==> flow/design.v (excerpt) <==
module caesar_cipher (
   input            clk
  ,input            rst_n
  ,input            ptxt_valid  
  ,input            mode  
  ,input            key_shift_dir_1  
  ,input            key_shift_dir_3  
  ,input      [4:0] key_shift_num_1  
  ,input      [4:0] key_shift_num_3  
  ,input      [7:0] ptxt_char
  ,output reg [7:0] ctxt_char
  ,output reg       err_invalid_key_shift_num
  ,output reg       err_invalid_ptxt_char
  ,output reg       ctx_ready
);
  localparam NUL_CHAR = 8'h00;
  localparam UPPERCASE_A_CHAR = 8'h41;
  localparam UPPERCASE_Z_CHAR = 8'h5A;
  localparam LOWERCASE_A_CHAR = 8'h61;
  localparam LOWERCASE_Z_CHAR = 8'h7A;
  wire       ptxt_char_is_uppercase_letter;
  wire       ptxt_char_is_lowercase_letter;
  wire       ptxt_char_is_letter;
  wire	     err_invalid_key_shift_num_wire;
  wire 	     err_invalid_ptxt_char_wire;
  wire  [4:0] key_shift_num_x;  
  ...
Settings: LEC_CHECK=0, CAP_MARGIN=20, CORE_MARGIN=2, CORE_UTILIZATION=68, SLEW_MARGIN=20, TNS_END_PERCENT=5; clock period 10.6 ns.
run.sh (not shown) runs the stock make flow with config.mk's settings and CLKGATE_MAP_FILE=.
The baseline died in global routing.
Change:
CORE_UTILIZATION = 58   (was 68)
SETUP_SLACK_MARGIN = 3.28   (was default)
TNS_END_PERCENT = default   (was 5)
clock period = 11.2 ns   (was 10.6 ns; I/O delays follow)
This time the run finished clean.
Die area increases by 17%.
Synthesized area does not change.
Synthesized cell count stays the same.
Change:
CORE_UTILIZATION = 66   (was 58)
CTS_CLUSTER_SIZE = 100   (was default)
PLACE_DENSITY = 0.39   (was default)
SETUP_SLACK_MARGIN = default   (was 3.28)
clock period = 13.2 ns   (was 11.2 ns; I/O delays follow)
What happened:
- The changed run finished clean
- sequential cell count is unchanged
- final area drops by about 16%
- sequential share of layout area increases by 0.24 points
- count of clock-buffer cells in the layout went down by 1
- worst setup slack loses 0.052 ns
- non-clock buffer count went down by 234
Change:
CORE_UTILIZATION = 65   (was 66)
CTS_CLUSTER_SIZE = default   (was 100)
PLACE_DENSITY = default   (was 0.39)
clock period = 10.9 ns   (was 13.2 ns; I/O delays follow)
Effect:
- With this change the flow finished with negative setup slack left
- synthesized cell count is unchanged
- cell area came out higher by about 20%
- critical path depth came out higher by 4

try-delta:
caesar_cipher again, from the RTL that the note above started with.
export LEC_CHECK = 0
export ABC_AREA = 1
export CAP_MARGIN = 0
export CELL_PAD_IN_SITES_DETAIL_PLACEMENT = 0
export CELL_PAD_IN_SITES_GLOBAL_PLACEMENT = 2
export CORE_ASPECT_RATIO = 0.5
export CORE_MARGIN = 5
export CORE_UTILIZATION = 29
export CTS_CLUSTER_DIAMETER = 256
export CTS_CLUSTER_SIZE = 98
export GPL_ROUTABILITY_DRIVEN = 0
export GPL_TIMING_DRIVEN = 1
export HOLD_SLACK_MARGIN = 0.29
export MIN_ROUTING_LAYER = met1
export PLACE_DENSITY_LB_ADDON = 0.1
export SETUP_SLACK_MARGIN = 4.58
export SLEW_MARGIN = 20
export TNS_END_PERCENT = 15
create_clock -name core_clock -period 23.0 [get_ports {clk}]
#### Input delta (try-fjord over try-delta)
- CAP_MARGIN changed from 0 to 20
- CELL_PAD_IN_SITES_GLOBAL_PLACEMENT removed (was 2)
- CORE_MARGIN changed from 5 to 2
- CTS_CLUSTER_DIAMETER removed (was 256)
- TNS_END_PERCENT removed (was 15)
- CELL_PAD_IN_SITES_DETAIL_PLACEMENT removed (was 0)
- SETUP_SLACK_MARGIN removed (was 4.58)
- GPL_ROUTABILITY_DRIVEN removed (was 0)
- CORE_UTILIZATION changed from 29 to 40
- PLACE_DENSITY_LB_ADDON removed (was 0.1)
- MIN_ROUTING_LAYER removed (was met1)
- CORE_ASPECT_RATIO removed (was 0.5)
- GPL_TIMING_DRIVEN removed (was 1)
- ABC_AREA removed (was 1)
- CTS_CLUSTER_SIZE removed (was 98)
- HOLD_SLACK_MARGIN removed (was 0.29)
- the clock period (ns, I/O delays scaled along) changed from 23.0 to 14.0
==> comparison <==
Against try-delta, first-pass GRT wire length in try-fjord came out worse.
Area growth from synthesis to layout sits lower in try-fjord than in try-delta.
Going from try-delta to try-fjord, core occupancy in the finished layout higher, average routed wire per standard cell moved up, proportion of cell area occupied by registers shows a reduction of 0.17 points, number of antenna violations at the first check in global routing dropped 4.
A capture point of the worst path of ctxt_char[1] is what try-fjord shows, while ctxt_char[2] belongs to try-delta.
AND-OR/OR-AND gates as the dominant kind of combinational cell was reported by try-fjord, and simple AND/OR/NAND/NOR gates by try-delta.

Setup of JK:
caesar_cipher again, from the RTL that the note above started with.
Design caesar_cipher, start of the top module:
module caesar_cipher (
   input            clk
  ,input            rst_n
  ,input            ptxt_valid  
  ,input            mode  
  ,input            key_shift_dir_1  
  ,input            key_shift_dir_3  
  ,input      [4:0] key_shift_num_1  
  ,input      [4:0] key_shift_num_3  
  ,input      [7:0] ptxt_char
  ,output reg [7:0] ctxt_char
  ,output reg       err_invalid_key_shift_num
  ,output reg       err_invalid_ptxt_char
  ,output reg       ctx_ready
);
==> flow/config.mk <==
export PLATFORM = sky130hd
export DESIGN_NAME = caesar_cipher
export DESIGN_NICKNAME = caesar_cipher
export VERILOG_FILES = /design/flow/design.v
export SDC_FILE = /design/flow/constraint.sdc
export NUM_CORES = 4
export LEC_CHECK = 0
export ABC_AREA = 1
export CAP_MARGIN = 20
export CORE_MARGIN = 2
export CORE_UTILIZATION = 72
export CTS_CLUSTER_DIAMETER = 335
export CTS_CLUSTER_SIZE = 99
export HOLD_SLACK_MARGIN = -0.05
export PLACE_DENSITY = 0.39
export SLEW_MARGIN = 20
==> flow/constraint.sdc <==
create_clock -name core_clock -period 5.57 [get_ports {clk}]
set_input_delay 1.1140 -clock core_clock [delete_from_list [all_inputs] [get_ports {clk}]]
set_output_delay 1.1140 -clock core_clock [all_outputs]
set_load 0.01 [all_outputs]
No final results exist for JK, since it was stopped by error DPL-0038 during detailed placement (3_5_place_dp).
## Diff of input files: MS against JK
# JK
export LEC_CHECK = 0
export ABC_AREA = 1
export CAP_MARGIN = 20
export CORE_MARGIN = 2
export CORE_UTILIZATION = 72
export CTS_CLUSTER_DIAMETER = 335
export CTS_CLUSTER_SIZE = 99
export HOLD_SLACK_MARGIN = -0.05
export PLACE_DENSITY = 0.39
export SLEW_MARGIN = 20
create_clock -name core_clock -period 5.57 [get_ports {clk}]
# MS
export LEC_CHECK = 0
export CAP_MARGIN = 20
export CORE_MARGIN = 2
export CORE_UTILIZATION = 72
export CTS_CLUSTER_DIAMETER = 105
export MAX_ROUTING_LAYER = met4
export SLEW_MARGIN = 20
create_clock -name core_clock -period 10.9 [get_ports {clk}]
### Flow results
For MS, the flow was terminated by a tool error in global routing (5_1_grt) and produced no final design. Die size on MS is behind JK. Going from JK to MS, the synthesized area was found to have gone up by about 12%. Summary: with JK as the reference, area of the core in MS moved up by more than 10%.
